==> design/flow/run.sh <==
#!/bin/bash
# the make line also repeats each setting of config.mk as NAME=value (left out here)
make -C /OpenROAD-flow-scripts/flow DESIGN_CONFIG=/design/flow/config.mk WORK_HOME=/design/flow/orfs CLKGATE_MAP_FILE= finish
==> design/flow/config.mk <==
export PLATFORM = sky130hd
export DESIGN_NAME = Datapath
export DESIGN_NICKNAME = Datapath
export VERILOG_FILES = /design/flow/design.v
export SDC_FILE = /design/flow/constraint.sdc
export NUM_CORES = 4
export LEC_CHECK = 0
export CAP_MARGIN = 20
export CELL_PAD_IN_SITES_DETAIL_PLACEMENT = 2
export CORE_ASPECT_RATIO = 1.04
export CORE_MARGIN = 6
export CORE_UTILIZATION = 40
export CTS_CLUSTER_SIZE = 90
export MAX_ROUTING_LAYER = met4
export MIN_ROUTING_LAYER = met2
export PLACE_DENSITY = 0.6
export SETUP_SLACK_MARGIN = 0.22
export SLEW_MARGIN = 20
export TNS_END_PERCENT = 20
==> design/flow/constraint.sdc <==
create_clock -name core_clock -period 12.1 [get_ports {clk}]
set_input_delay 2.4200 -clock core_clock [delete_from_list [all_inputs] [get_ports {clk}]]
set_output_delay 2.4200 -clock core_clock [all_outputs]
set_load 0.01 [all_outputs]
==> design/flow/design.v <==
module ALU(in1,
				in2, 
				op, 
				result);
	output reg [31:0] result;
	input [31:0] in1, in2;
	input [3:0] op;  
	always @(*) begin
		case(op)
			4'b0001 : begin  
				result = in1 & in2;
			end
			4'b0010 : begin  
				result = in1 | in2;
			end
			4'b0011 : begin  
				result = in1 ^ in2;
			end
			4'b0100 : begin  
				result = in1 + in2;
			end
			4'b0101 : begin 
				result = in1 - in2;
			end
			4'b0110 : begin  
				result = in1 >> in2[4:0];
			end
			4'b0111 : begin  
				result = in1 << in2[4:0];
			end
			4'b1000 : begin  
				result = $signed(in1) >>> in2[4:0];
			end
			4'b1001 : begin  
				result = in1 <<< in2[4:0];
			end
			4'b1010 : begin  
				result = in1 + in2;
			end
			4'b1011 : begin  
				result = {31'b0, $signed(in1) < $signed(in2)};
			end
			4'b1100 : begin  
				result = {31'b0, in1 < in2};
			end
			default : begin 
				result = 32'b0;
			end
		endcase
	end
endmodule
module BCompare(input [31:0] op1, input [31:0] op2, input BrUn, output reg BEQ, output reg BLT);
	always@(*)begin
		BEQ = 1'b0;
		BLT = 1'b0;
		if(~BrUn)begin 
			if(op1 == op2) begin
				BEQ = 1'b1;
			end
			if($signed(op1) < $signed(op2)) begin
				BLT = 1'b1;
			end
		end
		else begin
			if({1'b0, op1} == {1'b0, op2}) begin
				BEQ = 1'b1;
			end
			if({1'b0,op1} < {1'b0, op2}) begin
				BLT = 1'b1;
			end
		end
	end
endmodule
module ControlUnit(IWord, PCSelect, RegWEn, ImmSel, BrUn, BEQ, BLT, BSel, ASel, ALUOP, WBSel, MemRW);
input [31:0] IWord;
input BEQ, BLT;
output reg PCSelect, RegWEn, ImmSel, BSel, ASel, WBSel, MemRW, BrUn;
output reg [3:0] ALUOP;
always@(*) begin
	PCSelect = 1'b0;
	RegWEn = 1'b0;
	ImmSel = 1'b0;
	BSel = 1'b0;
	ASel = 1'b0;
	MemRW = 1'b0;
	WBSel = 1'b1;
	BrUn = 1'b0;
	ALUOP = 4'h4;
	case(IWord[6:0])
		7'b0110011: begin  
			PCSelect = 1'b0;
			RegWEn = 1'b1;
			ImmSel = 1'b0;
			BSel = 1'b0;
			ASel = 1'b0;
			MemRW = 1'b0;
			WBSel = 1'b1;
			BrUn = 1'b0;
			case(IWord[14:12])
				3'h0 : begin
					case(IWord[30])
						 1'b0 : begin  
							ALUOP = 4'h4;
						 end
						 1'b1 : begin  
							ALUOP = 4'h5;
						end
					endcase
				end
				3'h1 : begin  
					ALUOP = 4'h7;
				end
				3'h2 : begin  
					ALUOP = 4'hb;
				end
				3'h3 : begin  
					ALUOP = 4'hc;
				end
				3'h4 : begin  
					ALUOP = 4'h3;
				end
				3'h5 : begin 
					case(IWord[30]) 
						1'b1: begin  
							ALUOP = 4'h8;
						end
						1'b0:begin  
							ALUOP = 4'h6;
						end
					endcase
				end
				3'h6 : begin  
					ALUOP = 4'h2;
				end
				3'h7 : begin  
					ALUOP = 4'h1;
				end
			endcase
		end
		7'b0010011 : begin  
			PCSelect = 1'b0;
			RegWEn = 1'b1;
			ImmSel = 1'b1;
			BSel = 1'b1;
			ASel = 1'b0;
			MemRW = 1'b0;
			WBSel = 1'b1;
			BrUn = 1'b0;
			case(IWord[14:12])
					3'h0 : begin  
							ALUOP = 4'h4;
					end
					3'h1 : begin  
						ALUOP = 4'h7;
					end
					3'h2 : begin  
						ALUOP = 4'hb;
					end
					3'h3 : begin  
						ALUOP = 4'hc;
					end
					3'h4 : begin  
						ALUOP = 4'h3;
					end
					3'h5 : begin 
						case(IWord[30])
							1'b0 : begin
								ALUOP = 4'h6;
							end
							1'b1 : begin
								ALUOP = 4'h8;
							end
						endcase
					end
					3'h6 : begin  
						ALUOP = 4'h2;
					end
					3'h7 : begin  
						ALUOP = 4'h1;
					end
			endcase
		end
		7'b0000011 : begin  
			PCSelect = 1'b0;
			RegWEn = 1'b1;
			ImmSel = 1'b1;
			BSel = 1'b1;
			ASel = 1'b0;
			ALUOP = 4'h4;
			MemRW = 1'b0;
			WBSel = 1'b0;
			BrUn = 1'b0;
		end
		7'b0100011 : begin  
			PCSelect = 1'b0;
			RegWEn = 1'b0;
			ImmSel = 1'b1;
			BSel = 1'b1;
			ASel = 1'b0;
			ALUOP = 4'h4;
			MemRW = 1'b1;
			WBSel = 1'b1;
		end
		7'b1100011 : begin  
			RegWEn = 1'b0;
			ImmSel = 1'b1;
			case(IWord[14:12]) 
				3'h0 : begin
					BrUn = 1'b0;
					PCSelect = BEQ;
				end
				3'h1 : begin
					BrUn = 1'b0;
					PCSelect = ~BEQ;
				end
				3'h4 : begin
					BrUn = 1'b0;
					PCSelect = BLT;
				end
				3'h5 : begin
					BrUn = 1'b0;
					PCSelect = BEQ | ~BLT;
				end
				3'h6 : begin
					BrUn = 1'b1;
					PCSelect = BLT;
				end
				3'h7 : begin
					BrUn = 1'b1;
					PCSelect = BEQ | ~BLT;
				end
				default:
				;
			endcase
			BSel = 1'b1;
			ASel = 1'b1;
			ALUOP = 4'h4;
			MemRW = 1'b0;
			WBSel = 1'b1;
		end
		default:
		;
	endcase
end
endmodule
module ImmExtend(input [12:0] imm, output reg [31:0] extend);
	always @(*) begin
		extend = {{19{imm[12]}}, imm};
	end
endmodule
module PC(input PCSel, input [31:0] branchVal, input clk, input reset, output reg [31:0] PCVal);
	always @(posedge clk) begin
		if(reset) begin
			PCVal <= 32'b0;
		end
		else if(PCSel) begin
			PCVal <= branchVal;
		end
		else begin
			PCVal <= PCVal + 3'b100;
		end
	end
endmodule
module RegFile(rs1, rs2, rd, din, out1, out2, clk, reset, enable, rw);
reg [31:0] steve [31:0];
integer i;
input [4:0] rd, rs1, rs2;
input clk, reset, enable, rw;
input [31:0] din;
output reg [31:0] out1, out2;
	always @(posedge clk) begin
		if (enable) begin
			if(reset) begin
				for( i = 0; i <= 31; i = i + 1 ) begin 
					steve[i] <= 32'b0;	
				end
			end
			else if(rw && rd != 5'd0) begin
				steve[rd] <= din; 
			end
		end
	end
	always @(*) begin
		out1 = 32'b0;
		out2 = 32'b0;
		if(enable) begin
			out1 = (rs1 == 5'd0) ? 32'b0 : steve[rs1];
			out2 = (rs2 == 5'd0) ? 32'b0 : steve[rs2];
		end
	end
endmodule
module Datapath(input clk,
					input reset,
					output [31:0] imem_addr,
					input [31:0] imem_rdata,
					output [31:0] dmem_addr,
					output [31:0] dmem_wdata,
					output dmem_we,
					input [31:0] dmem_rdata,
					output wb_valid,
					output [4:0] wb_rd,
					output [31:0] wb_data);
reg [31:0] WB;
wire PCSelect, RegWEn, ImmSel, BrUn, BEQ, BLT, BSel, ASel, WBSel, MemRW;
wire [3:0] ALUOP;
wire [31:0] longImm, IWord, data1Val, data2Val, result, PCVal, DmemOut;
reg [31:0] alu1, alu2;
reg [12:0] imm;
reg [4:0] rs1, rs2, rd;
assign IWord = imem_rdata;
assign imem_addr = PCVal;
RegFile regs(IWord[19:15], IWord[24:20], IWord[11:7], WB, data1Val, data2Val, clk, reset, 1'b1 , RegWEn);
BCompare compare(data1Val, data2Val, BrUn, BEQ, BLT);
ControlUnit cu(IWord, PCSelect, RegWEn, ImmSel, BrUn, BEQ, BLT, BSel, ASel, ALUOP, WBSel, MemRW);
PC pc(PCSelect, WB, clk, reset, PCVal);
ImmExtend longBoi(imm, longImm);
ALU alu(alu1, alu2, ALUOP, result);
assign dmem_addr = result;
assign dmem_wdata = data2Val;
assign dmem_we = MemRW & ~reset;
assign DmemOut = dmem_rdata;
assign wb_valid = RegWEn & (rd != 5'd0) & ~reset;
assign wb_rd = rd;
assign wb_data = WB;
	always@(*) begin
		if(ASel) begin
			alu1 = PCVal;
		end
		else begin
			alu1 = data1Val;
		end
		if(BSel) begin
			alu2 = longImm;
		end
		else begin
			alu2 = data2Val;
		end
		if(WBSel) begin
			WB = result;
		end
		else begin
			WB = DmemOut;
		end
		if(IWord[6:0] == 7'b1100011)begin  
			imm = {IWord[31], IWord[7], IWord[30:25], IWord[11:8], 1'b0};
		end
		else if(IWord[6:0] == 7'b0100011)begin  
			imm = {IWord[31], IWord[31:25], IWord[11:7]};
		end
		else begin
			imm = {IWord[31], IWord[31:20]};
		end
		rs1 = IWord[19:15];
		rs2 = IWord[24:20];
		rd = IWord[11:7];
	end
endmodule
==> out/metrics.yaml, run 1 <==
outcome: "stopped before the end"
haltStage: "global routing (5_1_grt)"
error_line: "[ERROR GRT-0116] Global routing finished with congestion. Check the congestion regions in the DRC Viewer."
ys_seq_share_pct: 46.6
mux_share_pct: 18.8
ys_sh_adder_pct: 2.48
dieHeight_um: 430
async_reset_ff_share_pct: 0
grt.overflow.total: 5969
die_area_um2: 178000
ys_types: 110
place_ws_ns: -0.532
aoi_share_pct: 13.4
io_buffers: 200
common_cells: "edfxtp_1, nor2_1, mux2i_1"
dp_hpwl_mm: 314
top_logic_kind: "multiplexers"
cts.sinks: 1056
grt_usage_pct: 94.4
cts-htree-levels: 3
ys_sh_xor_pct: 0.481
area_leaders: "edfxtp_1, mux4_2, mux2i_1"
edf_count: 1024
fp-utilization_pct: 40.3
fp-row-count: 153
syn_avg_cell_area_um2: 11.1
clock-root-buffer: "clkbuf_16"
coreArea_um2: 167000
place.gp.congestion: 1.18
cts_buffers: 116
yosys_warnings: 7
yosysTopAreaCellShare_pct: 45.7
dieWidth_um: 414
clock_path_buffers: 3
synthSimpleGateAreaFrac_pct: 12.9
syn_area_um2: 67300
hold_buffers: 0
syn_inst: 6076
largest_area_cell: "edfxtp_1"
ys_area_um2: 67300
ys.flops: 1056
yosysMostFrequentCell: "edfxtp_1"
ios: 201
ff_type: "edfxtp_1"
ys_cells: 6076
## metal layers
layer / GRT overflow / track usage, %
met1: - / -
met5: - / -
met4: 706 / 81.3
met3: 4115 / 104
met2: 1148 / 93.3
## through the flow
step | utilization (%) | total power, mW | hold WS, ns | cell area (um2) | std cells
4_1_cts | 47.7 | 13.2 | 0.629 | 79800 | 8838
3_5_place_dp | 45.4 | 9.23 | 0.621 | 75900 | 8621
3_3_place_gp | 45.4 | 9.06 | 0.607 | 75800 | 8621
2_1_floorplan | - | 6.39 | 0.532 | 67400 | 6107
## timing repair
item / 4_1_cts
setup endpoints to repair: 34
pin swaps: 1
resized: 19
buffers inserted: 2
gates cloned: 0
==> inputs of run 2 (changes only) <==
CELL_PAD_IN_SITES_DETAIL_PLACEMENT = default   (was 2)
CORE_ASPECT_RATIO = default   (was 1.04)
CORE_MARGIN = 2   (was 6)
CORE_UTILIZATION = 70   (was 40)
CTS_CLUSTER_SIZE = 36   (was 90)
MAX_ROUTING_LAYER = default   (was met4)
MIN_ROUTING_LAYER = default   (was met2)
SETUP_SLACK_MARGIN = 1.8   (was 0.22)
TNS_END_PERCENT = default   (was 20)
clock period = 7.24 ns   (was 12.1 ns; I/O delays follow)
==> out/metrics.yaml, run 2 <==
cts_buffers: 104
grt.overflow.total: 4578
cts-htree-levels: 3
yosysMostFrequentCell: "edfxtp_1"
fp-row-count: 113
die_area_um2: 98700
async_reset_ff_share_pct: 0
place_ws_ns: -2.34
hold_buffers: 0
syn_avg_cell_area_um2: 11.1
ios: 201
dieHeight_um: 314
grt_usage_pct: 98.1
place.gp.congestion: 1.28
aoi_share_pct: 13.4
outcome: "stopped before the end"
mux_share_pct: 18.8
syn_inst: 6076
error_line: "[ERROR GRT-0116] Global routing finished with congestion. Check the congestion regions in the DRC Viewer."
clock-root-buffer: "clkbuf_16"
haltStage: "global routing (5_1_grt)"
ys_cells: 6076
yosysTopAreaCellShare_pct: 45.7
dp_hpwl_mm: 228
ys_sh_adder_pct: 2.48
edf_count: 1024
fp-utilization_pct: 70.7
ys_area_um2: 67300
syn_area_um2: 67300
coreArea_um2: 95200
yosys_warnings: 7
synthSimpleGateAreaFrac_pct: 12.9
ys_sh_xor_pct: 0.481
area_leaders: "edfxtp_1, mux4_2, mux2i_1"
ys.flops: 1056
largest_area_cell: "edfxtp_1"
clock_path_buffers: 3
ff_type: "edfxtp_1"
cts.sinks: 1056
placed_cells: 8274
dieWidth_um: 314
ys_seq_share_pct: 46.6
common_cells: "edfxtp_1, nor2_1, mux2i_1"
top_logic_kind: "multiplexers"
io_buffers: 200
ys_types: 110
placed_cell_area_um2: 79500
## run 2: metal layers
| metal | track usage, % | overflow |
|---|---|---|
| met3 | 89.0 | 389 |
| met2 | 110 | 2522 |
| met5 | 78.8 | 58 |
| met1 | 94.2 | 377 |
| met4 | 101 | 1232 |
## run 2: what timing repair did
item | CTS
gates cloned | 25
hold endpoints to repair | 0
endpoints found under the setup margin | 1120
pin swaps | 258
gates resized | 1089
setup buffers | 208
==> inputs of run 3 (changes only) <==
CORE_UTILIZATION = 17   (was 70)
CTS_CLUSTER_SIZE = default   (was 36)
SETUP_SLACK_MARGIN = default   (was 1.8)
clock period = 18.3 ns   (was 7.24 ns; I/O delays follow)
==> out/metrics.yaml, run 3 <==
outcome: "timing/DRC/antenna clean"
internal-power_mw: 4.73
rsz0062_at_grt: "no"
crit_start: "imem_rdata[23]"
ys_area_um2: 67300
power_leader: "registers"
insertion_delay_ns: 0.86
yosysMostFrequentCell: "edfxtp_1"
openroad.warnings: 98
fin_area_um2: 79100
drc_errors: 0
ff2ff_setup_slack_ns: 10.42
critPathCapture: "wb_data[0]"
path_class: "primary input to primary output"
die_area_um2: 401000
ant_nets: 0
path_common_cell: "buf_4"
yosysTopAreaCellShare_pct: 45.7
final_nets: 6239
clock_path_buffers: 3
synthSimpleGateAreaFrac_pct: 12.9
powerComb_mw: 2.77
vias_per_cell: 5.07
timing.fmax_mhz: 61.6
combPwrFrac_pct: 35.5
critPathBufInv: 8
clock_skew_ns: 0.120
dieHeight_um: 633
setup_tns_ns: 0
crit_path_top_delay_cell: "clkdlybuf4s50_1"
clock-root-buffer: "clkbuf_16"
ff_type: "edfxtp_1"
path_cells: "clkdlybuf4s50_1, inv_4, buf_4, buf_4, mux4_2, mux2_2, nand2_1, inv_1, a21oi_1, ha_1, nand4_1, nor4_1, and3_1, a32oi_1, a211oi_1, o21ai_0, a221o_1, nand2b_1, o22ai_4, buf_4, inv_1, clkdlybuf4s50_1"
ys_sh_adder_pct: 2.48
path_delay_family: "buffers and inverters"
dieWidth_um: 633
cts.sinks: 1056
aoi_share_pct: 13.4
dp_hpwl_mm: 227
edf_count: 1024
worst_slack_ns: 2.06
post_cts_buffers: 0
critPathMaxStageDelay_ns: 0.80
holdPathEnd: "pc.PCVal[15]$_SDFF_PP0_"
io_buffers: 200
cp-end-kind: "primary output"
maxCapViolations: 0
area_leaders: "edfxtp_1, mux4_2, mux2i_1"
ctsResizeCount: 0
power_switching_mw: 3.08
hp-class: "flop to flop"
min_period_over_period_pct: 88.7
grt_max_degree: 130
grt_usage_pct: 15.8
hold_start: "pc.PCVal[15]$_SDFF_PP0_"
critPathArrivalTime_ns: 12.58
netSwitchingFraction_pct: 39.5
r2r_end: "regs.steve[19][22]$_SDFFCE_PN0P_"
syn_area_um2: 67300
clockPowerShare_pct: 29.0
slew_violations: 0
min_path_cells: 3
fp-row-count: 231
cts_buffers: 116
vias: 57700
mux_share_pct: 18.8
routed_wl_mm: 330
antenna_found_initial: 37
largest_area_cell: "edfxtp_1"
p_per_area_nw_per_um2: 98.8
cp_max_fo: 32
place_ws_ns: 2.45
top_logic_kind: "multiplexers"
wl_per_cell_um: 29.0
r2r_cells: 18
yosys_warnings: 7
p_clk_mw: 2.27
grt_pass1_wl_mm: 447
placed_cell_area_um2: 75500
p_seq_mw: 2.78
timing.rr.start: "regs.steve[27][2]$_SDFFCE_PN0P_"
max-slew-margin-rel_pct: 16.4
ys_cells: 6076
seqPwrFrac_pct: 35.5
ys_sh_xor_pct: 0.481
common_cells: "edfxtp_1, nor2_1, mux2i_1"
setup_viol: 0
syn_avg_cell_area_um2: 11.1
peakVddDrop_mv: 0.0994
finalCriticalPeriod_ns: 16.24
hold_buffers: 0
ys.flops: 1056
syn_to_final_growth_pct: 17.5
grt_pass1_vias: 53200
place.gp.congestion: 1.03
coreArea_um2: 395000
drt_pass1_iterations: 7
dr.first_iter.drc_count: 9151
syn_inst: 6076
async_reset_ff_share_pct: 0
tightestPinTransition_ns: 1.25
leakagePower_nw: 28.3
crit_required_ns: 14.64
cp.depth: 22
fp-utilization_pct: 17.0
ys_types: 110
ios: 201
hold_viol: 0
cts.reportedPaths.clkPinSlew_ns: 0.06
grt.overflow.total: 0
ys_seq_share_pct: 46.6
cts-htree-levels: 3
cts_tree: "yes"
cp-start-kind: "primary input"
## run 3: layout make-up
cell class | instances | area, um2
antenna | 10 | 25.0
clock buffer | 141 | 3020
clock inverter | 64 | 507
fill | 42700 | 316000
inverter | 167 | 632
multi-input combinational | 4287 | 33300
sequential | 1056 | 31400
tap | 5242 | 6560
timing repair buffer | 413 | 3720
## run 3: per-layer routing
metal  part of all wire, %  vias to the layer above  GRT usage [%]
met1                    37                    29200           20.0
met3                    13                      804           4.85
li1                      -                    23200              -
met2                    43                     4510           23.9
met4                   6.5                       32           8.80
met5                 0.064                        -              0
## run 3: per-stage QoR
| step | utilization (%) | hold WS, ns | total power, mW | instances |
|---|---|---|---|---|
| after detailed placement | 19.1 | 0.590 | 5.52 | 11200 |
| after global placement | 19.1 | 0.574 | 5.53 | 11200 |
| after CTS | 20.0 | 0.601 | 7.75 | 11400 |
| after global routing | 20.0 | 0.653 | 8.02 | 11400 |
| final | 20.0 | 0.601 | 7.81 | 11400 |
| after floorplan | - | 0.532 | 4.23 | 6107 |
==> inputs of run 4 (changes only) <==
CORE_UTILIZATION = 72   (was 17)
CTS_CLUSTER_DIAMETER = 393   (was default)
CTS_CLUSTER_SIZE = 97   (was default)
PLACE_DENSITY = 0.39   (was 0.6)
SETUP_SLACK_MARGIN = 1.4   (was default)
clock period = 5.91 ns   (was 18.3 ns; I/O delays follow)
==> out/metrics.yaml, run 4 <==
outcome: "stopped before the end"
haltStage: "global routing (5_1_grt)"
error_line: "[ERROR GRT-0116] Global routing finished with congestion. Check the congestion regions in the DRC Viewer."
fp-utilization_pct: 72.3
ys_sh_xor_pct: 0.481
syn_avg_cell_area_um2: 11.1
largest_area_cell: "edfxtp_1"
area_leaders: "edfxtp_1, mux4_2, mux2i_1"
edf_count: 1024
ys_sh_adder_pct: 2.48
common_cells: "edfxtp_1, nor2_1, mux2i_1"
top_logic_kind: "multiplexers"
async_reset_ff_share_pct: 0
yosysMostFrequentCell: "edfxtp_1"
ys_cells: 6076
io_buffers: 200
ff_type: "edfxtp_1"
synthSimpleGateAreaFrac_pct: 12.9
syn_area_um2: 67300
syn_inst: 6076
ios: 201
place.gp.congestion: 1.42
clock_path_buffers: 3
dieHeight_um: 310
dp_hpwl_mm: 216
hold_buffers: 0
cts.sinks: 1056
clock-root-buffer: "clkbuf_16"
coreArea_um2: 93000
yosysTopAreaCellShare_pct: 45.7
cts_buffers: 14
ys.flops: 1056
aoi_share_pct: 13.4
ys_seq_share_pct: 46.6
place_ws_ns: -2.96
dieWidth_um: 310
ys_types: 110
mux_share_pct: 18.8
ys_area_um2: 67300
grt_usage_pct: 74.8
yosys_warnings: 7
fp-row-count: 112
grt.overflow.total: 164
die_area_um2: 95900
cts-htree-levels: 1
[run 4: what timing repair did]
item                                    4_1_cts
gates resized                               941
buffers inserted                            167
pin swaps                                   236
endpoints found under the setup margin     1121
cloned                                       19
[run 4: per-layer routing]
metal  GRT overflow  track usage, %
met1              7            78.0
met2             78            90.8
met3             13            57.9
met4             65            71.1
met5              1            27.8
[run 4: per-stage QoR]
step                hold WS [ns]  setup TNS (ns)  cells  area (um2)  util [%]
floorplan                  0.532         -649.17   6107       68300         -
global placement           0.642        -1601.47   8401       80700      86.7
detailed placement         0.651        -1794.73   8401       80700      86.7
CTS                        0.684         -155.47   8606       85800      92.2
==> inputs of run 5 (changes only) <==
CORE_ASPECT_RATIO = 0.5   (was default)
CORE_MARGIN = 3   (was 2)
CORE_UTILIZATION = 58   (was 72)
CTS_CLUSTER_DIAMETER = 51   (was 393)
CTS_CLUSTER_SIZE = default   (was 97)
GPL_TIMING_DRIVEN = 1   (was default)
HOLD_SLACK_MARGIN = -0.0   (was default)
MAX_ROUTING_LAYER = met4   (was default)
PLACE_DENSITY = 0.61   (was 0.39)
SETUP_SLACK_MARGIN = 2.03   (was 1.4)
TNS_END_PERCENT = 35   (was default)
clock period = 7.7 ns   (was 5.91 ns; I/O delays follow)
==> out/metrics.yaml, run 5 <==
dieHeight_um: 247
synthSimpleGateAreaFrac_pct: 12.9
yosysTopAreaCellShare_pct: 45.7
ys_seq_share_pct: 46.6
ff_type: "edfxtp_1"
haltStage: "global routing (5_1_grt)"
io_buffers: 200
placed_cell_area_um2: 80400
yosysMostFrequentCell: "edfxtp_1"
yosys_warnings: 7
clock-root-buffer: "clkbuf_16"
fp-row-count: 87
largest_area_cell: "edfxtp_1"
cts_buffers: 94
dp_hpwl_mm: 243
top_logic_kind: "multiplexers"
fp-utilization_pct: 59.1
aoi_share_pct: 13.4
mux_share_pct: 18.8
grt.overflow.total: 26
syn_avg_cell_area_um2: 11.1
area_leaders: "edfxtp_1, mux4_2, mux2i_1"
error_line: "[ERROR GRT-0232] Routing congestion too high. Check the congestion heatmap in the GUI."
ys_sh_adder_pct: 2.48
place_ws_ns: -1.92
grt_usage_pct: 73.4
coreArea_um2: 114000
hold_buffers: 0
place.gp.congestion: 1.18
ys_sh_xor_pct: 0.481
outcome: "stopped before the end"
die_area_um2: 120000
ys_cells: 6076
common_cells: "edfxtp_1, nor2_1, mux2i_1"
edf_count: 1024
ys_types: 110
ios: 201
dieWidth_um: 488
ys_area_um2: 67300
placed_cells: 8538
ys.flops: 1056
clock_path_buffers: 3
syn_inst: 6076
cts.sinks: 1056
async_reset_ff_share_pct: 0
syn_area_um2: 67300
cts-htree-levels: 3
run 5: routing by layer:
metal / GRT usage [%] / overflow
met3: 59.4 / 8
met4: 64.0 / 10
met2: 85.3 / 4
met1: 76.2 / 4
met5: - / -
run 5: repair_timing:
action,in CTS
pin swaps,206
resized,893
setup buffers,151
setup endpoints to repair,1172
cloned,20
==> inputs of run 6 (changes only) <==
ABC_AREA = 1   (was default)
CELL_PAD_IN_SITES_DETAIL_PLACEMENT = 2   (was default)
CELL_PAD_IN_SITES_GLOBAL_PLACEMENT = 2   (was default)
CORE_ASPECT_RATIO = 1.04   (was 0.5)
CORE_MARGIN = 6   (was 3)
CORE_UTILIZATION = 63   (was 58)
CTS_CLUSTER_DIAMETER = default   (was 51)
CTS_CLUSTER_SIZE = 44   (was default)
GPL_TIMING_DRIVEN = default   (was 1)
HOLD_SLACK_MARGIN = default   (was -0.0)
MAX_ROUTING_LAYER = met5   (was met4)
MIN_ROUTING_LAYER = met2   (was default)
PLACE_DENSITY = default   (was 0.61)
PLACE_DENSITY_LB_ADDON = 0.09   (was default)
SETUP_SLACK_MARGIN = 1.16   (was 2.03)
SLEW_MARGIN = 0   (was 20)
TNS_END_PERCENT = 20   (was 35)
clock period = 12.1 ns   (was 7.7 ns; I/O delays follow)
==> out/metrics.yaml, run 6 <==
die_area_um2: 117000
mux_share_pct: 0
yosys_warnings: 7
ys_types: 64
fp-row-count: 123
dieHeight_um: 349
fp-utilization_pct: 63.6
syn_avg_cell_area_um2: 7.60
area_leaders: "edfxtp_1, nand2_1, nand3_1"
ys_seq_share_pct: 45.6
yosysTopAreaCellShare_pct: 44.7
yosysMostFrequentCell: "nand2_1"
syn_area_um2: 68800
ys.flops: 1056
ys_sh_xor_pct: 0.471
haltStage: "global placement without I/O (3_1_place_gp_skip_io)"
error_line: "[ERROR FLW-0024] Place density exceeds 1.0 (current PLACE_DENSITY_LB_ADDON =  0.09). Please check if the value of  PLACE_DENSITY_LB_ADDON is between 0 and 0.99."
dieWidth_um: 336
ys_sh_adder_pct: 2.42
aoi_share_pct: 10.1
synthSimpleGateAreaFrac_pct: 33.4
ff_type: "edfxtp_1"
syn_inst: 9051
edf_count: 1024
ys_cells: 9051
top_logic_kind: "simple AND/OR/NAND/NOR gates"
coreArea_um2: 108000
outcome: "stopped before the end"
largest_area_cell: "edfxtp_1"
ys_area_um2: 68800
common_cells: "nand2_1, nor2_1, nand3_1"
async_reset_ff_share_pct: 0
==> inputs of run 7 (changes only) <==
ABC_AREA = default   (was 1)
CELL_PAD_IN_SITES_DETAIL_PLACEMENT = default   (was 2)
CELL_PAD_IN_SITES_GLOBAL_PLACEMENT = default   (was 2)
CORE_ASPECT_RATIO = default   (was 1.04)
CORE_MARGIN = 2   (was 6)
CORE_UTILIZATION = 40   (was 63)
CTS_CLUSTER_SIZE = default   (was 44)
MAX_ROUTING_LAYER = default   (was met5)
MIN_ROUTING_LAYER = default   (was met2)
PLACE_DENSITY = 0.6   (was default)
PLACE_DENSITY_LB_ADDON = default   (was 0.09)
SETUP_SLACK_MARGIN = default   (was 1.16)
SLEW_MARGIN = 20   (was 0)
TNS_END_PERCENT = default   (was 20)
clock period = 8.89 ns   (was 12.1 ns; I/O delays follow)
==> out/metrics.yaml, run 7 <==
outcome: "finished with violations"
check-failures: "negative setup slack"
coreArea_um2: 167000
fp-row-count: 150
wl_per_cell_um: 36.6
synthSimpleGateAreaFrac_pct: 12.9
tightestPinTransition_ns: 1.17
setup_viol: 15
common_cells: "edfxtp_1, nor2_1, mux2i_1"
aoi_share_pct: 13.4
vias_per_cell: 6.61
dp_hpwl_mm: 250
area_leaders: "edfxtp_1, mux4_2, mux2i_1"
placed_cell_area_um2: 81000
fill_cells: 14600
cp.depth: 27
dieHeight_um: 414
ys_types: 110
syn_avg_cell_area_um2: 11.1
cp_max_fo: 6
crit_start: "imem_rdata[20]"
yosysTopAreaCellShare_pct: 45.7
ios: 201
dr.first_iter.drc_count: 9753
fin_area_um2: 88100
critPathMaxStageDelay_ns: 0.59
path_common_cell: "buf_4"
hold_viol: 0
ant_nets: 0
syn_to_final_growth_pct: 30.9
p_per_area_nw_per_um2: 206
r2r_cells: 24
min_path_cells: 2
placed_cells: 9206
leakagePower_nw: 35.2
hp-class: "flop to flop"
grt_pass1_vias: 60200
cts-htree-levels: 3
critPathCapture: "wb_data[31]"
vias: 63200
timing.fmax_mhz: 111
min_period_over_period_pct: 102
io_buffers: 200
antenna_found_initial: 15
clock-root-buffer: "clkbuf_16"
crit_path_top_delay_cell: "o41ai_4"
clock_path_buffers: 3
rsz0062_at_grt: "yes"
seqPwrFrac_pct: 31.6
syn_inst: 6076
power_leader: "combinational logic"
cts_tree: "yes"
critPathArrivalTime_ns: 7.26
r2r_end: "regs.steve[23][19]$_SDFFCE_PN0P_"
openroad.warnings: 95
cts_buffers: 106
path_class: "primary input to primary output"
ff2ff_setup_slack_ns: 2.65
crit_required_ns: 7.11
powerComb_mw: 7.86
clock_skew_ns: 0.0307
place.gp.congestion: 1.15
ys_cells: 6076
finalCriticalPeriod_ns: 9.04
p_seq_mw: 5.72
yosysMostFrequentCell: "edfxtp_1"
top_logic_kind: "multiplexers"
peakVddDrop_mv: 0.178
netSwitchingFraction_pct: 38.3
ff_type: "edfxtp_1"
die_area_um2: 172000
grt.overflow.total: 0
final_nets: 7451
ys_sh_xor_pct: 0.481
dieWidth_um: 414
grt_usage_pct: 39.4
ys_seq_share_pct: 46.6
grt_pass1_wl_mm: 477
p_total_mw: 18.1
slew_violations: 0
hold_buffers: 0
holdPathEnd: "pc.PCVal[7]$_SDFF_PP0_"
drt_pass1_iterations: 6
power_switching_mw: 6.94
combPwrFrac_pct: 43.4
drc_errors: 0
maxCapViolations: 0
timing.rr.start: "regs.steve[11][5]$_SDFFCE_PN0P_"
ys_sh_adder_pct: 2.48
edf_count: 1024
critPathBufInv: 12
worst_slack_ns: -0.153
fp-utilization_pct: 40.3
largest_area_cell: "edfxtp_1"
yosys_warnings: 7
ys_area_um2: 67300
routed_wl_mm: 349
hold_start: "pc.PCVal[7]$_SDFF_PP0_"
internal-power_mw: 11.2
cts.reportedPaths.clkPinSlew_ns: 0.07
syn_area_um2: 67300
clockPowerShare_pct: 25.0
max-slew-margin-rel_pct: 21.8
ys.flops: 1056
final_util_pct: 52.7
finalNonFillerCells: 9553
async_reset_ff_share_pct: 0
cp-start-kind: "primary input"
cts.sinks: 1056
cp-end-kind: "primary output"
path_delay_family: "multiplexers"
mux_share_pct: 18.8
insertion_delay_ns: 0.75
p_clk_mw: 4.54
grt_max_degree: 74
run 7: cell type report:
cell class	instances	area (um2)	area share (%)
Antenna cell	7	17.5	0.0199
Clock buffer	124	2760	3.14
Clock inverter	73	646	0.733
Inverter	167	639	0.726
Tap cell	2204	2760	3.13
Timing Repair Buffer	1635	14700	16.7
Multi-Input combinational cell	4287	35200	39.9
Sequential cell	1056	31400	35.6
run 7: what timing repair did:
item,4_1_cts,5_1_grt
setup endpoints to repair,64,54
gates resized,439,222
hold endpoints to repair,0,0
cloned,9,4
pin swaps,135,111
buffers inserted,80,59
run 7: stage by stage:
stage / worst slack, ns / setup TNS, ns / hold WS, ns
floorplan: -0.0408 / -0.175 / 0.532
global placement: -1.55 / -64.51 / 0.622
detailed placement: -1.59 / -67.48 / 0.627
CTS: -0.0694 / -0.202 / 0.635
global route: -0.222 / -1.93 / 0.665
finish: -0.153 / -0.782 / 0.657
run 7: metal layers:
metal | vias up | wire length [um] | GRT usage, %
met3 | 1155 | 42400 | 9.90
met2 | 4999 | 149000 | 58.4
li1 | 25600 | - | -
met1 | 31400 | 123000 | 48.8
met4 | 8 | 35000 | 32.2
met5 | - | 224 | 0
==> inputs of run 8 (changes only) <==
ABC_AREA = 0   (was default)
CAP_MARGIN = 5   (was 20)
CELL_PAD_IN_SITES_GLOBAL_PLACEMENT = 2   (was default)
CORE_ASPECT_RATIO = 0.96   (was default)
CORE_MARGIN = 10   (was 2)
CORE_UTILIZATION = 39   (was 40)
CTS_CLUSTER_DIAMETER = 316   (was default)
GPL_ROUTABILITY_DRIVEN = 0   (was default)
GPL_TIMING_DRIVEN = 1   (was default)
HOLD_SLACK_MARGIN = 0.11   (was default)
MAX_ROUTING_LAYER = met5   (was default)
PLACE_DENSITY = default   (was 0.6)
PLACE_DENSITY_LB_ADDON = 0.18   (was default)
SETUP_SLACK_MARGIN = 5.0   (was default)
TNS_END_PERCENT = 95   (was default)
clock period = 24.8 ns   (was 8.89 ns; I/O delays follow)
==> out/metrics.yaml, run 8 <==
critPathBufInv: 7
critPathArrivalTime_ns: 14.08
yosysTopAreaCellShare_pct: 45.7
fp-row-count: 149
grt_max_degree: 126
critPathCapture: "wb_data[18]"
met3_length_mm: 42.1
die_area_um2: 190000
setup_tns_ns: 0
worst_slack_ns: 5.76
ios: 201
yosysMostFrequentCell: "edfxtp_1"
timing.fmax_mhz: 52.5
crit_start: "imem_rdata[15]"
r2r_cells: 19
timing.rr.start: "regs.steve[26][2]$_SDFFCE_PN0P_"
edf_count: 1024
cts.sinks: 1056
p_seq_mw: 2.05
grt_pass1_wl_mm: 450
min_period_over_period_pct: 76.8
final_nets: 6232
ys.flops: 1056
ys_types: 110
hold_buffers: 0
ys_sh_adder_pct: 2.48
dr.first_iter.drc_count: 9327
vias: 57500
path_common_cell: "buf_4"
hold_start: "pc.PCVal[0]$_SDFFE_PP0P_"
syn_inst: 6076
grt_pass1_vias: 54000
drc_errors: 0
fp-utilization_pct: 39.2
crit_required_ns: 19.84
insertion_delay_ns: 0.79
combPwrFrac_pct: 33.8
ys_seq_share_pct: 46.6
top_logic_kind: "multiplexers"
largest_area_cell: "edfxtp_1"
peakVddDrop_mv: 0.0598
power_leader: "registers"
leakagePower_nw: 28.5
ys_sh_xor_pct: 0.481
cp_max_fo: 33
power_switching_mw: 2.23
p_per_area_nw_per_um2: 77.6
path_cells: "clkdlybuf4s50_1, nor2b_4, buf_4, nor2b_2, buf_4, a221o_1, or4_1, o21ai_0, ha_1, inv_1, a21oi_1, or4_1, a31oi_1, o31ai_1, a21oi_1, mux2_2, a311oi_1, o211ai_1, o32ai_4, buf_4, inv_2, clkdlybuf4s50_1"
powerComb_mw: 1.99
hold_viol: 0
maxCapViolations: 0
dieWidth_um: 444
min_path_cells: 2
path_class: "primary input to primary output"
max-slew-margin-rel_pct: 12.3
io_buffers: 200
ctsResizeCount: 0
slew_violations: 0
syn_avg_cell_area_um2: 11.1
clock-root-buffer: "clkbuf_16"
clock_skew_ns: 0.0738
vias_per_cell: 6.84
grt.overflow.total: 0
yosys_warnings: 7
cts_buffers: 118
fill_cells: 16000
r2r_end: "regs.steve[27][31]$_SDFFCE_PN0P_"
ff_type: "edfxtp_1"
tightestPinTransition_ns: 1.31
area_leaders: "edfxtp_1, mux4_2, mux2i_1"
critPathMaxStageDelay_ns: 1.03
cts.reportedPaths.clkPinSlew_ns: 0.06
grt_usage_pct: 33.5
clockPowerShare_pct: 31.3
crit_path_top_delay_cell: "a31oi_1"
clock_path_buffers: 3
p_clk_mw: 1.84
seqPwrFrac_pct: 34.9
cp-start-kind: "primary input"
antenna_found_initial: 18
timing.hold.ws_ns: 0.509
aoi_share_pct: 13.4
setup_viol: 0
internal-power_mw: 3.65
wl_met2_mm: 136
path_delay_family: "AND-OR/OR-AND gates"
openroad.warnings: 99
outcome: "timing/DRC/antenna clean"
async_reset_ff_share_pct: 0
dp_hpwl_mm: 217
place_ws_ns: 5.93
drt-met1-wl_mm: 135
ff2ff_setup_slack_ns: 16.90
syn_area_um2: 67300
coreArea_um2: 172000
cts-htree-levels: 3
holdPathEnd: "pc.PCVal[0]$_SDFFE_PP0P_"
drt_pass1_iterations: 7
finalCriticalPeriod_ns: 19.04
routed_wl_mm: 332
wl_per_cell_um: 39.4
netSwitchingFraction_pct: 37.9
post_cts_buffers: 0
common_cells: "edfxtp_1, nor2_1, mux2i_1"
dieHeight_um: 427
ant_nets: 0
rsz0062_at_grt: "no"
ys_cells: 6076
hp-class: "flop to flop"
syn_to_final_growth_pct: 12.5
ys_area_um2: 67300
mux_share_pct: 18.8
routed.top_layer: "met5"
cts_tree: "yes"
cp.depth: 22
cp-end-kind: "primary output"
synthSimpleGateAreaFrac_pct: 12.9
==> run 8: per-layer routing <==
metal / track usage (%) / up-vias
li1: - / 23200
met1: 46.0 / 29600
met2: 47.3 / 3986
met3: 11.5 / 751
met4: 15.0 / 18
met5: 2.34 / -
==> run 8: final cells by class <==
cell class	instances	area [um2]	area share [%]
clock buffers	139	3050	4.03
diodes	12	30.0	0.0396
repair buffers	404	3600	4.75
flip-flops and latches	1056	31400	41.4
clock inverters	84	920	1.21
inverters	167	632	0.834
well taps	2265	2830	3.74
multi-input cells	4287	33300	44.0
==> run 8: metrics by stage <==
| step | power [mW] | cell area, um2 | std cells | util, % |
|---|---|---|---|---|
| 2_1_floorplan | 3.12 | 67400 | 6107 | - |
| 3_3_place_gp | 3.98 | 71700 | 8177 | 41.7 |
| 3_5_place_dp | 3.98 | 71700 | 8177 | 41.7 |
| 4_1_cts | 5.80 | 75600 | 8400 | 44.1 |
| 5_1_grt | 6.01 | 75700 | 8403 | 44.1 |
| 6_report | 5.88 | 75800 | 8414 | 44.1 |
==> inputs of run 9 (changes only) <==
ABC_AREA = default   (was 0)
CAP_MARGIN = 20   (was 5)
CELL_PAD_IN_SITES_GLOBAL_PLACEMENT = default   (was 2)
CORE_ASPECT_RATIO = 0.84   (was 0.96)
CORE_MARGIN = 2   (was 10)
CORE_UTILIZATION = 57   (was 39)
CTS_CLUSTER_DIAMETER = 51   (was 316)
GPL_ROUTABILITY_DRIVEN = default   (was 0)
HOLD_SLACK_MARGIN = -0.0   (was 0.11)
MAX_ROUTING_LAYER = met4   (was met5)
PLACE_DENSITY = 0.61   (was default)
PLACE_DENSITY_LB_ADDON = default   (was 0.18)
SETUP_SLACK_MARGIN = -0.95   (was 5.0)
TNS_END_PERCENT = 35   (was 95)
clock period = 9.18 ns   (was 24.8 ns; I/O delays follow)
==> out/metrics.yaml, run 9 <==
critPathBufInv: 9
critPathCapture: "wb_data[12]"
mux_share_pct: 18.8
clock_path_buffers: 3
grt_usage_pct: 54.1
dieWidth_um: 379
hp-class: "flop to flop"
async_reset_ff_share_pct: 0
ys_sh_adder_pct: 2.48
cts.sinks: 1056
syn_to_final_growth_pct: 23.8
hold_buffers: 0
clockPowerShare_pct: 28.0
place.gp.congestion: 1.14
ff2ff_setup_slack_ns: 2.46
antenna_found_initial: 15
largest_area_cell: "edfxtp_1"
cts_buffers: 108
path_delay_family: "AND-OR/OR-AND gates"
dieHeight_um: 319
cp_max_fo: 9
wl_per_cell_um: 37.2
place_ws_ns: -1.51
final_nets: 7241
grt_max_degree: 89
tightestPinTransition_ns: 1.22
r2r_cells: 25
crit_start: "imem_rdata[17]"
combPwrFrac_pct: 38.7
busiest_layer: "met1"
syn_avg_cell_area_um2: 11.1
placed_cells: 8506
cts-htree-levels: 3
drt_pass1_iterations: 10
ff_type: "edfxtp_1"
rsz0062_at_grt: "yes"
crit_required_ns: 7.34
timing.rr.start: "regs.steve[30][6]$_SDFFCE_PN0P_"
area_leaders: "edfxtp_1, mux4_2, mux2i_1"
drc_errors: 0
aoi_share_pct: 13.4
worst_slack_ns: -1.08
die_area_um2: 121000
finalNonFillerCells: 8725
ys_seq_share_pct: 46.6
outcome: "finished with violations"
yosys_warnings: 7
hold_start: "pc.PCVal[1]$_SDFFE_PP0P_"
use_met3_pct: 23.2
fill_cells: 8164
powerComb_mw: 6.44
power_leader: "combinational logic"
holdPathEnd: "pc.PCVal[1]$_SDFFE_PP0P_"
r2r_end: "regs.steve[18][12]$_SDFFCE_PN0P_"
hold_viol: 0
io_buffers: 200
min_path_cells: 2
cp-end-kind: "primary output"
cp.depth: 27
syn_area_um2: 67300
top_logic_kind: "multiplexers"
insertion_delay_ns: 0.77
p_per_area_nw_per_um2: 200
seqPwrFrac_pct: 33.3
ys_cells: 6076
ys_area_um2: 67300
use_met1_pct: 71.4
critPathMaxStageDelay_ns: 0.51
synthSimpleGateAreaFrac_pct: 12.9
syn_inst: 6076
maxCapViolations: 0
fp-row-count: 115
path_class: "primary input to primary output"
check-failures: "negative setup slack"
cts.reportedPaths.clkPinSlew_ns: 0.06
ios: 201
clock_skew_ns: 0.0909
netSwitchingFraction_pct: 37.0
leakagePower_nw: 33.6
internal-power_mw: 10.5
clock-root-buffer: "clkbuf_16"
setup_viol: 62
peakVddDrop_mv: 0.301
crit_path_top_delay_cell: "clkdlybuf4s50_1"
finalCriticalPeriod_ns: 10.26
p_seq_mw: 5.55
cts_tree: "yes"
critPathArrivalTime_ns: 8.42
vias_per_cell: 7.41
coreArea_um2: 117000
yosysTopAreaCellShare_pct: 45.7
openroad.warnings: 95
ys.flops: 1056
ys_types: 110
grt_pass1_wl_mm: 448
timing.fmax_mhz: 97.5
dr.first_iter.drc_count: 13300
power_switching_mw: 6.16
grt_pass1_vias: 60900
yosysMostFrequentCell: "edfxtp_1"
use_met2_pct: 69.6
ant_nets: 0
fp-utilization_pct: 57.5
routed_wl_mm: 324
slew_violations: 0
vias: 64600
dp_hpwl_mm: 231
common_cells: "edfxtp_1, nor2_1, mux2i_1"
edf_count: 1024
min_period_over_period_pct: 112
grt.overflow.total: 0
max-slew-margin-rel_pct: 18.5
cp-start-kind: "primary input"
ys_sh_xor_pct: 0.481
p_clk_mw: 4.66
## run 9: timing repair
item | CTS | global route
setup buffers | 5 | 10
endpoints found under the hold margin | 0 | 0
cloned | 1 | 2
pin swaps | 2 | 16
endpoints found under the setup margin | 32 | 36
resized | 28 | 41
## run 9: layer usage
metal	up-vias	wire, um
li1	25200	-
met1	31000	113000
met2	6998	126000
met3	1506	61500
met4	0	24300
met5	-	0
## run 9: cell type report
cell class	instances	area, um2	share of cell area [%]
Sequential cell	1056	31400	37.7
Tap cell	1579	1980	2.37
Antenna cell	16	40.0	0.0480
Clock buffer	126	2790	3.35
Inverter	167	632	0.758
Timing Repair Buffer	1422	12200	14.6
Clock inverter	71	900	1.08
Multi-Input combinational cell	4288	33400	40.1
## run 9: per-stage QoR
step                      utilization (%)  total power [mW]  setup TNS, ns  hold slack [ns]  instance area [um2]
after global placement               67.6              11.6         -55.67            0.578                79200
final                                71.1              16.7         -38.07            0.608                83300
after global routing                 71.1              16.9         -39.82            0.606                83300
after CTS                            70.9              16.2         -33.35            0.596                83100
after detailed placement             67.7              11.6         -54.70            0.588                79200
after floorplan                         -              8.42         -20.58            0.532                67400
==> inputs of run 10 (changes only) <==
ABC_AREA = 1   (was default)
CORE_ASPECT_RATIO = default   (was 0.84)
CORE_UTILIZATION = 72   (was 57)
CTS_CLUSTER_DIAMETER = default   (was 51)
CTS_CLUSTER_SIZE = 96   (was default)
GPL_TIMING_DRIVEN = default   (was 1)
HOLD_SLACK_MARGIN = default   (was -0.0)
MAX_ROUTING_LAYER = default   (was met4)
PLACE_DENSITY = 0.39   (was 0.61)
SETUP_SLACK_MARGIN = 1.32   (was -0.95)
TNS_END_PERCENT = default   (was 35)
clock period = 5.91 ns   (was 9.18 ns; I/O delays follow)
==> out/metrics.yaml, run 10 <==
async_reset_ff_share_pct: 0
ys_sh_xor_pct: 0.471
yosysTopAreaCellShare_pct: 44.7
grt.overflow.total: 539
io_buffers: 200
cts-htree-levels: 3
common_cells: "nand2_1, nor2_1, nand3_1"
grt_usage_pct: 89.1
yosysMostFrequentCell: "nand2_1"
cts_buffers: 105
dieWidth_um: 313
placed_cell_area_um2: 80000
clock-root-buffer: "clkbuf_16"
die_area_um2: 98000
hold_buffers: 0
place.gp.congestion: 1.16
cts.sinks: 1056
fp-utilization_pct: 72.5
error_line: "[ERROR GRT-0116] Global routing finished with congestion. Check the congestion regions in the DRC Viewer."
syn_area_um2: 68800
edf_count: 1024
yosys_warnings: 7
haltStage: "global routing (5_1_grt)"
outcome: "stopped before the end"
aoi_share_pct: 10.1
placed_cells: 11000
ys_cells: 9051
ys.flops: 1056
largest_area_cell: "edfxtp_1"
ys_sh_adder_pct: 2.42
syn_avg_cell_area_um2: 7.60
area_leaders: "edfxtp_1, nand2_1, nand3_1"
ys_seq_share_pct: 45.6
clock_path_buffers: 3
dp_hpwl_mm: 212
coreArea_um2: 94900
ys_types: 64
ff_type: "edfxtp_1"
ios: 201
syn_inst: 9051
ys_area_um2: 68800
dieHeight_um: 313
mux_share_pct: 0
top_logic_kind: "simple AND/OR/NAND/NOR gates"
fp-row-count: 113
synthSimpleGateAreaFrac_pct: 33.4
[run 10: metrics by stage]
step / power (mW) / worst slack, ns / util, % / setup TNS, ns / hold WS, ns
after floorplan: 13.2 / -0.329 / - / -2.36 / 0.568
after CTS: 24.7 / -0.652 / 91.8 / -26.23 / 0.700
after detailed placement: 17.4 / -1.59 / 84.3 / -232.31 / 0.686
after global placement: 17.2 / -1.49 / 84.3 / -166.63 / 0.668
[run 10: layer usage]
metal  overflow  track usage [%]
met1         39             88.5
met2        256             98.4
met3         43             82.5
met4        188             88.0
met5         13             60.7
[run 10: timing repair]
item | CTS
setup buffers | 108
pin swaps | 257
endpoints found under the setup margin | 1150
gates cloned | 29
gates resized | 772
==> inputs of run 11 (changes only) <==
ABC_AREA = default   (was 1)
CELL_PAD_IN_SITES_DETAIL_PLACEMENT = 2   (was default)
CELL_PAD_IN_SITES_GLOBAL_PLACEMENT = 2   (was default)
CORE_ASPECT_RATIO = 1.04   (was default)
CORE_MARGIN = 6   (was 2)
CORE_UTILIZATION = 40   (was 72)
CTS_CLUSTER_SIZE = 90   (was 96)
MAX_ROUTING_LAYER = met4   (was default)
MIN_ROUTING_LAYER = met2   (was default)
PLACE_DENSITY = 0.6   (was 0.39)
SETUP_SLACK_MARGIN = 1.16   (was 1.32)
SLEW_MARGIN = 0   (was 20)
TNS_END_PERCENT = 20   (was default)
clock period = 12.1 ns   (was 5.91 ns; I/O delays follow)
==> out/metrics.yaml, run 11 <==
top_logic_kind: "multiplexers"
yosysMostFrequentCell: "edfxtp_1"
clock_path_buffers: 3
outcome: "stopped before the end"
aoi_share_pct: 13.4
ios: 201
fp-row-count: 153
io_buffers: 200
coreArea_um2: 167000
haltStage: "global routing (5_1_grt)"
dieHeight_um: 430
syn_inst: 6076
dp_hpwl_mm: 310
cts_buffers: 111
yosys_warnings: 7
cts-htree-levels: 3
place_ws_ns: -0.670
die_area_um2: 178000
place.gp.congestion: 1.17
synthSimpleGateAreaFrac_pct: 12.9
async_reset_ff_share_pct: 0
edf_count: 1024
ys_area_um2: 67300
ys.flops: 1056
ys_seq_share_pct: 46.6
grt_usage_pct: 94.5
ys_cells: 6076
dieWidth_um: 414
ys_types: 110
ys_sh_adder_pct: 2.48
area_leaders: "edfxtp_1, mux4_2, mux2i_1"
error_line: "[ERROR GRT-0116] Global routing finished with congestion. Check the congestion regions in the DRC Viewer."
fp-utilization_pct: 40.3
yosysTopAreaCellShare_pct: 45.7
syn_area_um2: 67300
ff_type: "edfxtp_1"
cts.sinks: 1056
placed_cells: 8487
clock-root-buffer: "clkbuf_16"
largest_area_cell: "edfxtp_1"
syn_avg_cell_area_um2: 11.1
mux_share_pct: 18.8
ys_sh_xor_pct: 0.481
hold_buffers: 0
common_cells: "edfxtp_1, nor2_1, mux2i_1"
grt.overflow.total: 5970
-- run 11: stage by stage --
step,hold slack [ns],cell area [um2],utilization (%)
after floorplan,0.532,67500,-
after global placement,0.670,74700,44.7
after CTS,0.712,79700,47.7
after detailed placement,0.702,74700,44.7
-- run 11: layer usage --
metal / GRT usage (%) / overflow
met5: - / -
met4: 80.7 / 715
met3: 104 / 4026
met2: 94.2 / 1229
met1: - / -
-- run 11: repair_timing --
item | CTS
setup buffers | 45
pin swaps | 28
resized | 218
gates cloned | 9
endpoints found under the setup margin | 59
==> inputs of run 12 (changes only) <==
CELL_PAD_IN_SITES_DETAIL_PLACEMENT = default   (was 2)
CELL_PAD_IN_SITES_GLOBAL_PLACEMENT = default   (was 2)
CORE_ASPECT_RATIO = default   (was 1.04)
CORE_MARGIN = 2   (was 6)
CORE_UTILIZATION = 60   (was 40)
CTS_CLUSTER_SIZE = default   (was 90)
MAX_ROUTING_LAYER = default   (was met4)
MIN_ROUTING_LAYER = default   (was met2)
PLACE_DENSITY = default   (was 0.6)
SETUP_SLACK_MARGIN = -0.49   (was 1.16)
SLEW_MARGIN = 20   (was 0)
TNS_END_PERCENT = default   (was 20)
clock period = 7.91 ns   (was 12.1 ns; I/O delays follow)
==> out/metrics.yaml, run 12 <==
grt.overflow.total: 9
ys_cells: 6076
largest_area_cell: "edfxtp_1"
io_buffers: 200
placed_cells: 8580
edf_count: 1024
ios: 201
outcome: "stopped before the end"
place_ws_ns: -2.37
grt_usage_pct: 73.5
top_logic_kind: "multiplexers"
cts.sinks: 1056
syn_inst: 6076
common_cells: "edfxtp_1, nor2_1, mux2i_1"
cts_buffers: 106
yosys_warnings: 7
placed_cell_area_um2: 80500
cts-htree-levels: 3
ys_area_um2: 67300
fp-row-count: 122
dp_hpwl_mm: 244
area_leaders: "edfxtp_1, mux4_2, mux2i_1"
ys_sh_adder_pct: 2.48
dieWidth_um: 339
yosysMostFrequentCell: "edfxtp_1"
hold_buffers: 0
aoi_share_pct: 13.4
haltStage: "global routing (5_1_grt)"
ys.flops: 1056
coreArea_um2: 111000
place.gp.congestion: 1.14
ff_type: "edfxtp_1"
syn_avg_cell_area_um2: 11.1
yosysTopAreaCellShare_pct: 45.7
clock_path_buffers: 3
ys_seq_share_pct: 46.6
syn_area_um2: 67300
synthSimpleGateAreaFrac_pct: 12.9
clock-root-buffer: "clkbuf_16"
ys_types: 110
mux_share_pct: 18.8
async_reset_ff_share_pct: 0
dieHeight_um: 339
fp-utilization_pct: 60.7
ys_sh_xor_pct: 0.481
error_line: "[ERROR GRT-0232] Routing congestion too high. Check the congestion heatmap in the GUI."
die_area_um2: 115000
[run 12: routing by layer]
metal  GRT usage (%)  overflow
met5            31.3         0
met4            64.7         6
met3            62.4         0
met2            84.9         3
met1            78.4         0
[run 12: repair_timing]
action / in CTS
resized: 286
setup endpoints to repair: 64
gates cloned: 5
endpoints found under the hold margin: 0
buffers inserted: 55
pin swaps: 66
==> inputs of run 13 (changes only) <==
CORE_ASPECT_RATIO = 0.84   (was default)
CTS_CLUSTER_DIAMETER = 51   (was default)
CTS_CLUSTER_SIZE = 57   (was default)
GPL_TIMING_DRIVEN = 1   (was default)
HOLD_SLACK_MARGIN = -0.0   (was default)
MAX_ROUTING_LAYER = met4   (was default)
PLACE_DENSITY = 0.61   (was default)
SETUP_SLACK_MARGIN = default   (was -0.49)
TNS_END_PERCENT = 35   (was default)
clock period = 8.36 ns   (was 7.91 ns; I/O delays follow)
==> out/metrics.yaml, run 13 <==
syn_avg_cell_area_um2: 11.1
ios: 201
area_leaders: "edfxtp_1, mux4_2, mux2i_1"
coreArea_um2: 111000
syn_area_um2: 67300
edf_count: 1024
async_reset_ff_share_pct: 0
ys_area_um2: 67300
yosysTopAreaCellShare_pct: 45.7
haltStage: "global routing (5_1_grt)"
dp_hpwl_mm: 233
ys_sh_xor_pct: 0.481
die_area_um2: 115000
fp-row-count: 112
synthSimpleGateAreaFrac_pct: 12.9
aoi_share_pct: 13.4
place_ws_ns: -1.74
ys_seq_share_pct: 46.6
ys_cells: 6076
top_logic_kind: "multiplexers"
cts_buffers: 93
fp-utilization_pct: 60.6
ys_sh_adder_pct: 2.48
mux_share_pct: 18.8
dieHeight_um: 311
outcome: "stopped before the end"
ff_type: "edfxtp_1"
dieWidth_um: 369
yosys_warnings: 7
cts-htree-levels: 3
hold_buffers: 0
clock_path_buffers: 3
ys_types: 110
place.gp.congestion: 1.13
common_cells: "edfxtp_1, nor2_1, mux2i_1"
ys.flops: 1056
io_buffers: 200
syn_inst: 6076
yosysMostFrequentCell: "edfxtp_1"
clock-root-buffer: "clkbuf_16"
largest_area_cell: "edfxtp_1"
cts.sinks: 1056
run 13: stage by stage:
step / std cells / cell area (um2) / hold WS, ns / util, %
after global placement: 8471 / 79900 / 0.566 / 71.9
after detailed placement: 8471 / 79900 / 0.560 / 71.9
after floorplan: 6107 / 68200 / 0.532 / -
after CTS: 8799 / 86600 / 0.575 / 77.9
run 13: what timing repair did:
item                                   4_1_cts
endpoints found under the hold margin        0
pin swaps                                  142
buffers inserted                           151
resized                                    583
gates cloned                                14
setup endpoints to repair                   64
==> inputs of run 14 (changes only) <==
CAP_MARGIN = 25   (was 20)
CELL_PAD_IN_SITES_DETAIL_PLACEMENT = 2   (was default)
CORE_ASPECT_RATIO = default   (was 0.84)
CORE_MARGIN = 3   (was 2)
CORE_UTILIZATION = 19   (was 60)
CTS_CLUSTER_DIAMETER = 65   (was 51)
CTS_CLUSTER_SIZE = 59   (was 57)
GPL_TIMING_DRIVEN = default   (was 1)
HOLD_SLACK_MARGIN = default   (was -0.0)
MAX_ROUTING_LAYER = default   (was met4)
PLACE_DENSITY = default   (was 0.61)
PLACE_DENSITY_LB_ADDON = 0.18   (was default)
SETUP_SLACK_MARGIN = 2.08   (was default)
TNS_END_PERCENT = default   (was 35)
clock period = 13.5 ns   (was 8.36 ns; I/O delays follow)
==> out/metrics.yaml, run 14 <==
outcome: "timing/DRC/antenna clean"
clockPowerShare_pct: 28.3
final_nets: 6567
seqPwrFrac_pct: 31.9
netSwitchingFraction_pct: 41.7
critPathBufInv: 10
syn_inst: 6076
cts-htree-levels: 3
peakVddDrop_mv: 0.130
drc_errors: 0
timing.rr.start: "regs.steve[19][10]$_SDFFCE_PN0P_"
critPathMaxStageDelay_ns: 0.57
common_cells: "edfxtp_1, nor2_1, mux2i_1"
slew_violations: 0
r2r_end: "regs.steve[20][27]$_SDFFCE_PN0P_"
path_common_cell: "buf_16"
fill_cells: 38500
crit_required_ns: 10.80
cp_max_fo: 10
cp.depth: 25
synthSimpleGateAreaFrac_pct: 12.9
yosys_warnings: 7
cts_buffers: 106
yosysMostFrequentCell: "edfxtp_1"
power_switching_mw: 4.92
drt_pass1_iterations: 6
grt_max_degree: 64
finalCriticalPeriod_ns: 11.55
wl_per_cell_um: 38.3
max-slew-margin-rel_pct: 23.7
top_logic_kind: "multiplexers"
syn_area_um2: 67300
syn_avg_cell_area_um2: 11.1
holdPathEnd: "pc.PCVal[1]$_SDFFE_PP0P_"
cts.sinks: 1056
internal-power_mw: 6.88
ff2ff_setup_slack_ns: 6.93
timing.hold.ws_ns: 0.659
largest_area_cell: "edfxtp_1"
rsz0062_at_grt: "yes"
async_reset_ff_share_pct: 0
cp-end-kind: "primary output"
ys_sh_adder_pct: 2.48
r2r_cells: 25
leakagePower_nw: 30.9
critPathArrivalTime_ns: 8.85
ios: 201
min_period_over_period_pct: 85.6
io_buffers: 200
clock_path_buffers: 3
cp-start-kind: "primary input"
combPwrFrac_pct: 39.8
grt_pass1_wl_mm: 566
path_class: "primary input to primary output"
mux_share_pct: 18.8
timing.fmax_mhz: 86.5
fp-row-count: 217
openroad.warnings: 95
yosysTopAreaCellShare_pct: 45.7
routed_wl_mm: 429
tightestPinTransition_ns: 1.13
ys_seq_share_pct: 46.6
path_delay_family: "buffers and inverters"
antenna_found_initial: 53
grt_pass1_vias: 60900
min_path_cells: 2
grt_usage_pct: 22.7
grt.overflow.total: 0
hold_viol: 0
hp-class: "flop to flop"
crit_path_top_delay_cell: "mux4_2"
p_clk_mw: 3.34
power_leader: "combinational logic"
p_seq_mw: 3.76
ys_cells: 6076
setup_viol: 0
dr.first_iter.drc_count: 7959
place.gp.congestion: 0.981
setup_tns_ns: 0
syn_to_final_growth_pct: 25.2
ys_sh_xor_pct: 0.481
coreArea_um2: 351000
hold_start: "pc.PCVal[1]$_SDFFE_PP0P_"
insertion_delay_ns: 0.82
ys_area_um2: 67300
clock-root-buffer: "clkbuf_16"
fp-utilization_pct: 19.2
critPathCapture: "wb_data[26]"
die_area_um2: 361000
edf_count: 1024
maxCapViolations: 0
aoi_share_pct: 13.4
ys_types: 110
ant_nets: 0
ff_type: "edfxtp_1"
clock_skew_ns: 0.111
dieWidth_um: 601
vias_per_cell: 5.37
p_per_area_nw_per_um2: 140
area_leaders: "edfxtp_1, mux4_2, mux2i_1"
ys.flops: 1056
vias: 60100
cts.reportedPaths.clkPinSlew_ns: 0.05
dieHeight_um: 601
powerComb_mw: 4.70
cts_tree: "yes"
dp_hpwl_mm: 294
crit_start: "imem_rdata[20]"
run 14: per-stage QoR:
step	area [um2]	cells	setup slack (ns)	util (%)	total power [mW]
3_3_place_gp	76800	10800	0.408	21.9	8.08
6_report	84300	11200	1.95	24.0	11.8
2_1_floorplan	67500	6107	2.03	-	5.73
5_1_grt	84300	11200	1.90	24.0	12.1
3_5_place_dp	76900	10800	0.346	21.9	8.11
4_1_cts	83000	11100	1.99	23.7	11.7
run 14: area by class of cell:
cell class                      count  area (um2)  share of cell area [%]
Inverter                          167         696                   0.825
Timing Repair Buffer              749        7820                    9.28
Multi-Input combinational cell   4288       34600                    41.1
Clock inverter                     91        1130                    1.34
Sequential cell                  1056       31400                    37.2
Antenna cell                       11        27.5                  0.0327
Clock buffer                      110        2690                    3.19
Tap cell                         4708        5890                    6.99
Timing Repair inverter              1        8.76                  0.0104
run 14: timing repair:
action | in CTS | in global routing
endpoints found under the setup margin | 62 | 49
resized | 307 | 121
buffers inserted | 64 | 48
hold buffers | 0 | 0
gates cloned | 17 | 7
pin swaps | 33 | 42
run 14: layer usage:
metal / wire length (um) / track usage (%) / vias up
li1: - / - / 23800
met1: 179000 / 30.3 / 32300
met2: 190000 / 35.5 / 3179
met3: 36500 / 4.34 / 717
met4: 23200 / 10.1 / 8
met5: 48 / 0 / -
==> inputs of run 15 (changes only) <==
CAP_MARGIN = 5   (was 25)
CELL_PAD_IN_SITES_DETAIL_PLACEMENT = default   (was 2)
CELL_PAD_IN_SITES_GLOBAL_PLACEMENT = 3   (was default)
CORE_ASPECT_RATIO = 1.45   (was default)
CORE_MARGIN = 2   (was 3)
CORE_UTILIZATION = 40   (was 19)
CTS_CLUSTER_DIAMETER = default   (was 65)
CTS_CLUSTER_SIZE = default   (was 59)
GPL_TIMING_DRIVEN = 0   (was default)
MIN_ROUTING_LAYER = met1   (was default)
PLACE_DENSITY_LB_ADDON = 0.14   (was 0.18)
SETUP_SLACK_MARGIN = default   (was 2.08)
clock period = 13.0 ns   (was 13.5 ns; I/O delays follow)
==> out/metrics.yaml, run 15 <==
maxCapViolations: 0
ant_nets: 1
leakagePower_nw: 30.3
dp_hpwl_mm: 328
internal-power_mw: 7.00
cp-end-kind: "primary output"
critPathBufInv: 10
dieWidth_um: 345
ys_seq_share_pct: 46.6
antenna_found_initial: 33
path_delay_family: "buffers and inverters"
crit_path_top_delay_cell: "o31ai_2"
wl_per_cell_um: 49.6
clock_skew_ns: 0.0760
hp-class: "flop to flop"
edf_count: 1024
grt.overflow.total: 0
ios: 201
r2r_end: "regs.steve[1][15]$_SDFFCE_PN0P_"
routed_wl_mm: 438
p_per_area_nw_per_um2: 150
crit_start: "imem_rdata[23]"
use_met1_pct: 53.6
power_leader: "combinational logic"
final_nets: 6713
top_logic_kind: "multiplexers"
syn_avg_cell_area_um2: 11.1
p_clk_mw: 3.21
setup_tns_ns: -0.988
fill_cells: 15600
check-failures: "antenna violations, negative setup slack"
clockPowerShare_pct: 26.8
critPathMaxStageDelay_ns: 0.89
syn_inst: 6076
combPwrFrac_pct: 40.6
cp-start-kind: "primary input"
area_leaders: "edfxtp_1, mux4_2, mux2i_1"
coreArea_um2: 167000
grt_usage_pct: 50.5
largest_area_cell: "edfxtp_1"
cts.reportedPaths.clkPinSlew_ns: 0.06
tightestPinTransition_ns: 1.42
critPathArrivalTime_ns: 10.58
netSwitchingFraction_pct: 41.6
max-slew-margin-rel_pct: 5.51
vias_per_cell: 7.22
yosysMostFrequentCell: "edfxtp_1"
grt_pass1_wl_mm: 569
fp-utilization_pct: 40.2
syn_area_um2: 67300
ys_sh_adder_pct: 2.48
ys.flops: 1056
synthSimpleGateAreaFrac_pct: 12.9
ys_types: 110
timing.rr.start: "regs.steve[31][1]$_SDFFCE_PN0P_"
slew_violations: 0
path_class: "primary input to primary output"
hold_start: "pc.PCVal[1]$_SDFFE_PP0P_"
yosys_warnings: 7
aoi_share_pct: 13.4
use_met3_pct: 19.2
outcome: "finished with violations"
cts.sinks: 1056
min_period_over_period_pct: 101
setup_viol: 10
hold_viol: 0
place.gp.congestion: 1.14
path_common_cell: "clkbuf_1"
peakVddDrop_mv: 0.137
holdPathEnd: "pc.PCVal[1]$_SDFFE_PP0P_"
openroad.warnings: 93
cts_tree: "yes"
hold_buffers: 0
ys_area_um2: 67300
powerComb_mw: 4.87
ff_type: "edfxtp_1"
power_switching_mw: 5.00
r2r_cells: 23
dieHeight_um: 498
grt_max_degree: 33
die_area_um2: 172000
critPathCapture: "wb_data[18]"
finalCriticalPeriod_ns: 13.18
busiest_layer: "met2"
mux_share_pct: 18.8
fp-row-count: 181
timing.fmax_mhz: 75.9
cp.depth: 20
insertion_delay_ns: 0.81
grt_pass1_vias: 60000
worst_slack_ns: -0.180
common_cells: "edfxtp_1, nor2_1, mux2i_1"
rsz0062_at_grt: "yes"
ys_sh_xor_pct: 0.481
dr.first_iter.drc_count: 10600
yosysTopAreaCellShare_pct: 45.7
clock_path_buffers: 3
async_reset_ff_share_pct: 0
io_buffers: 193
cts_buffers: 107
min_path_cells: 2
seqPwrFrac_pct: 32.6
crit_required_ns: 10.40
syn_to_final_growth_pct: 18.7
vias: 63800
ys_cells: 6076
drt_pass1_iterations: 8
drc_errors: 0
ff2ff_setup_slack_ns: 5.15
clock-root-buffer: "clkbuf_16"
p_seq_mw: 3.91
timing.hold.ws_ns: 0.683
path_cells: "clkdlybuf4s50_1, or3b_1, clkbuf_1, o21ai_0, a2111o_1, nand3_1, nand2_1, inv_2, clkbuf_1, buf_2, clkbuf_1, nand3_1, o31ai_2, a311oi_4, buf_12, o211ai_1, o32ai_4, buf_12, inv_2, clkdlybuf4s50_1"
cts-htree-levels: 3
cp_max_fo: 16
use_met2_pct: 74.1
run 15: per-stage QoR:
stage | area [um2] | setup slack (ns) | util (%) | total power, mW | instances
global route | 79800 | -0.115 | 47.7 | 12.1 | 8805
CTS | 78900 | 0.00994 | 47.2 | 11.5 | 8778
detailed placement | 73600 | -3.87 | 43.9 | 8.19 | 8548
finish | 79900 | -0.180 | 47.7 | 12.0 | 8838
global placement | 72100 | -6.11 | 43.1 | 8.04 | 8496
floorplan | 67400 | 1.15 | - | 5.95 | 6107
run 15: per-layer routing:
layer | wire length, um | share of wire (%) | vias up
li1 | - | - | 24200
met1 | 137000 | 31 | 31800
met2 | 190000 | 43 | 5847
met3 | 53800 | 12 | 1964
met4 | 57100 | 13 | 8
met5 | 203 | 0.046 | -
run 15: area by class of cell:
type | instances | area [um2] | share of cell area [%]
plain buffers | 567 | 3600 | 4.51
repair buffers | 329 | 3450 | 4.32
clock buffers | 121 | 2730 | 3.42
multi-input cells | 4287 | 34400 | 43.1
well taps | 2196 | 2750 | 3.44
flip-flops and latches | 1056 | 31400 | 39.3
diodes | 38 | 95.1 | 0.119
clock inverters | 77 | 759 | 0.951
inverters | 167 | 649 | 0.813
run 15: repair_timing:
| action | CTS | global route |
|---|---|---|
| resized | 430 | 119 |
| pin swaps | 38 | 23 |
| endpoints found under the setup margin | 170 | 50 |
| setup buffers | 61 | 19 |
Power is estimated from default activity; no workload was simulated.
